==> v7: inputs <==
==> flow/design.v <==
module FpCustomAddSub 
# (
	parameter	ManWidth	=	16,
	parameter	ExpWidth	=	6
)
(Rst_i,Clk_i,A_i,B_i,AddSub_i,Nd_i,Result_o,ResultValid_o);	
	function integer Log2;
	input integer value;
		begin
			Log2 = 0;
			while (value > 1) begin
				value   = value >> 1;
				Log2    = Log2 + 1;
			end
		end
	endfunction
	localparam	InOutWidth	=	1+ExpWidth+ManWidth;
	localparam	ExtManWidth	=	ManWidth+1;
	localparam	Stages	=	Log2(InOutWidth);
	input	Rst_i;
	input	Clk_i;
	input	[InOutWidth-1:0]	A_i;
	input	[InOutWidth-1:0]	B_i;
	input	AddSub_i;
	input	Nd_i;
	output	[InOutWidth-1:0]	Result_o;
	output	ResultValid_o;
	wire	signB	=	B_i[InOutWidth-1]^AddSub_i;
	wire	[InOutWidth-2:0]	absA	=	A_i[InOutWidth-2:0];
	wire	[InOutWidth-2:0]	absB	=	B_i[InOutWidth-2:0];
	reg		[InOutWidth-1:0]	muxA;
	reg		[InOutWidth-1:0]	muxB;
	reg	impliedA;
	reg	impliedB;
	reg	[InOutWidth-1:0]	muxAReg;
	reg	[InOutWidth-1:0]	muxBReg;
	reg	[ExpWidth-1:0]		expDiff;
	reg	addSubOrepation;
	wire	[ManWidth:0]	manA	=	{impliedA,	muxAReg[ManWidth-1:0]};
	wire	[ManWidth:0]	manB	=	{impliedB,	muxBReg[ManWidth-1:0]};
	reg	[ManWidth:0]	manANorm;
	reg	[ManWidth:0]	manBNorm;
	reg	addSubOrepationReg;
	reg	[ExtManWidth:0]	manSum;
	wire	[Stages-1:0]	distance;
	wire	[ExtManWidth+1:0]	dataArray	[0:Stages];
	wire	[Stages+1:0]	distanceR	=	{2'b00,distanceR1};
	reg		[ExtManWidth-1:0]	manSumReg;
	wire	[ExtManWidth-1:0]	normCMan	=	manSumReg	<<	distanceR1[Stages-1:0];	 
	reg	[ManWidth-1:0]	manC;
	reg	[ExpWidth-1:0]	expAPipe	[0:4];
	reg	[ExpWidth-1:0]	expC;
	reg	[4:0]	signC;
	reg	[8:0]	valid;
	assign  dataArray [0]	=	manSum;		
	assign	Result_o	=	{signC[4],expC,manC};
	assign	ResultValid_o	=	valid[4];
	always	@(*)	begin
		if	(absA<absB)	begin
			muxA	<=	{signB,absB};
			muxB	<=	{A_i[InOutWidth-1],absA};
		end	else	begin
			muxA	<=	{A_i[InOutWidth-1],absA};
			muxB	<=	{signB,absB};
		end 
	end
	always	@(posedge	Clk_i)	begin
		if	(muxA	[InOutWidth-2 -:ExpWidth]	==	8'h00)	begin	 
			impliedA	<=	1'b0;	 
		end	else	begin
			impliedA	<=	1'b1;	 
		end
		if	(muxB	[InOutWidth-2 -:ExpWidth]	==	8'h00)	begin	 
			impliedB	<=	1'b0;
		end	else	begin
			impliedB	<=	1'b1;
		end
		muxAReg	<=	muxA;
		muxBReg	<=	muxB;
		expDiff	<=	muxA[InOutWidth-2 -:ExpWidth]	-	muxB[InOutWidth-2 -:ExpWidth];	 
		addSubOrepation	<=	muxA[InOutWidth-1]	^	muxB[InOutWidth-1];	 
	end
	always	@(posedge	Clk_i)	begin
		manANorm	<=	manA;
		manBNorm	<=	manB	>>	expDiff;	 
		addSubOrepationReg <= addSubOrepation;
	end
	always	@(posedge	Clk_i)	begin
		if	(Rst_i)	begin
			manSum	<=	{ExtManWidth{1'b0}};
		end	else	if	(!addSubOrepationReg)	begin
			manSum	<=	{1'b0,	manANorm}	+	{1'b0,	manBNorm};
		end	else	begin
			manSum	<=	{1'b0,	manANorm}	-	{1'b0,	manBNorm};
		end
	end
	genvar	i;
	generate	
		for (i=0; i<Stages; i=i+1)	begin: searchMSB
			wire [ExtManWidth+1:0] dataIn;	
			wire [ExtManWidth+1:0] shitedDataOut;
			wire [ExtManWidth+1:0] dataOut;
			assign  dataIn = dataArray[i];
			wire    shiftDesired = ~|(dataIn[ExtManWidth+1:ExtManWidth+1-(1 << (Stages-1-i))]);
			assign  distance[(Stages-1-i)] = shiftDesired;		
			assign  shitedDataOut = dataIn << (1 << (Stages-1-i));	
			assign  dataOut = shiftDesired ? shitedDataOut : dataIn;	
			assign  dataArray[i+1] = dataOut;
		end
		reg	[Stages-1:0]	distanceR1;
		always	@(posedge	Clk_i)	begin
			distanceR1	<=	distance;
		end
	endgenerate	
	always	@(posedge	Clk_i)	begin
		manSumReg	<=	manSum	[ExtManWidth-1 -:ExtManWidth];
	end
	always	@(posedge	Clk_i)	begin
		if	(Rst_i)	begin
			manC	<=	{ManWidth{1'b0}};
		end	else	begin
			manC	<=	normCMan	[ExtManWidth-1 -:ManWidth];	 
		end
	end
	always	@(posedge	Clk_i)	begin	
		expAPipe[0]	<=	muxA[InOutWidth-2 -:ExpWidth];	 
		expAPipe[1]	<=	expAPipe[0];
		expAPipe[2]	<=	expAPipe[1];
		expAPipe[3]	<=	expAPipe[2];
		expAPipe[4]	<=	expAPipe[3];
	end
	always	@(posedge	Clk_i)	begin
		if	(&distanceR1)	begin
			expC	<=	{ExpWidth{1'b0}};
		end	else	begin
			if	(expAPipe[3]	>=	distanceR)	begin
				expC	<=	expAPipe[3]-distanceR+1;			 
			end	else	begin
				expC	<=	{{ExpWidth+1{1'b0}},1'b1};
			end
		end	
	end
	always	@(posedge	Clk_i)	begin
		signC	<=	{signC[3:0],	muxA[InOutWidth-1]};
	end
	always	@(posedge	Clk_i)	begin
		valid	<=	{valid[7:0],Nd_i};
	end	
endmodule
==> flow/run.sh <==
#!/bin/bash
# the make line also repeats each setting of config.mk as NAME=value (left out here)
make -C /OpenROAD-flow-scripts/flow DESIGN_CONFIG=/design/flow/config.mk WORK_HOME=/design/flow/orfs CLKGATE_MAP_FILE= finish
==> flow/config.mk <==
export PLATFORM = sky130hd
export DESIGN_NAME = FpCustomAddSub
export DESIGN_NICKNAME = FpCustomAddSub
export VERILOG_FILES = /design/flow/design.v
export SDC_FILE = /design/flow/constraint.sdc
export NUM_CORES = 4
export LEC_CHECK = 0
export ABC_AREA = 1
export CAP_MARGIN = 20
export CORE_MARGIN = 6
export CORE_UTILIZATION = 40
export GPL_TIMING_DRIVEN = 0
export MAX_ROUTING_LAYER = met4
export SLEW_MARGIN = 20
==> flow/constraint.sdc <==
create_clock -name core_clock -period 3.84 [get_ports {Clk_i}]
set_input_delay 0.7680 -clock core_clock [delete_from_list [all_inputs] [get_ports {Clk_i}]]
set_output_delay 0.7680 -clock core_clock [all_outputs]
set_load 0.01 [all_outputs]
==> v24: changes against v7 <==
- ABC_AREA: 1 -> not set
- CORE_MARGIN: 6 -> 2
- CORE_UTILIZATION: 40 -> 66
- CTS_CLUSTER_DIAMETER: not set -> 100
- GPL_TIMING_DRIVEN: 0 -> not set
- MAX_ROUTING_LAYER: met4 -> not set
==> flow/constraint.sdc (replaced) <==
create_clock -name core_clock -period 2.35 [get_ports {Clk_i}]
set_input_delay 0.4700 -clock core_clock [delete_from_list [all_inputs] [get_ports {Clk_i}]]
set_output_delay 0.4700 -clock core_clock [all_outputs]
set_load 0.01 [all_outputs]
==> v16: changes against v7 <==
- ABC_AREA: 1 -> not set
- CORE_MARGIN: 6 -> 2
- CORE_UTILIZATION: 40 -> 72
- CTS_CLUSTER_SIZE: not set -> 96
- GPL_TIMING_DRIVEN: 0 -> not set
- MAX_ROUTING_LAYER: met4 -> not set
- PLACE_DENSITY: not set -> 0.39
==> flow/constraint.sdc (replaced) <==
create_clock -name core_clock -period 4.66 [get_ports {Clk_i}]
set_input_delay 0.9320 -clock core_clock [delete_from_list [all_inputs] [get_ports {Clk_i}]]
set_output_delay 0.9320 -clock core_clock [all_outputs]
set_load 0.01 [all_outputs]
==> results <==
Against v7, the final cell count of v16 is lower by 26%. v24 ended with an error in clock tree synthesis (4_1_cts). v16 completed with no timing, DRC or antenna violations. v7 finished with timing, DRC and antenna clean. In v16 the combinational power is lower than in v7, by 9.4%. Synthesized cell count is the same in v24 and v16. In sequential cell count, v16 and v7 do not differ. Against v16, the register-to-register slack of v7 is higher by 0.26 ns. In v7 the power is larger than in v16, by about 15%.
Power is estimated from default activity; no workload was simulated.
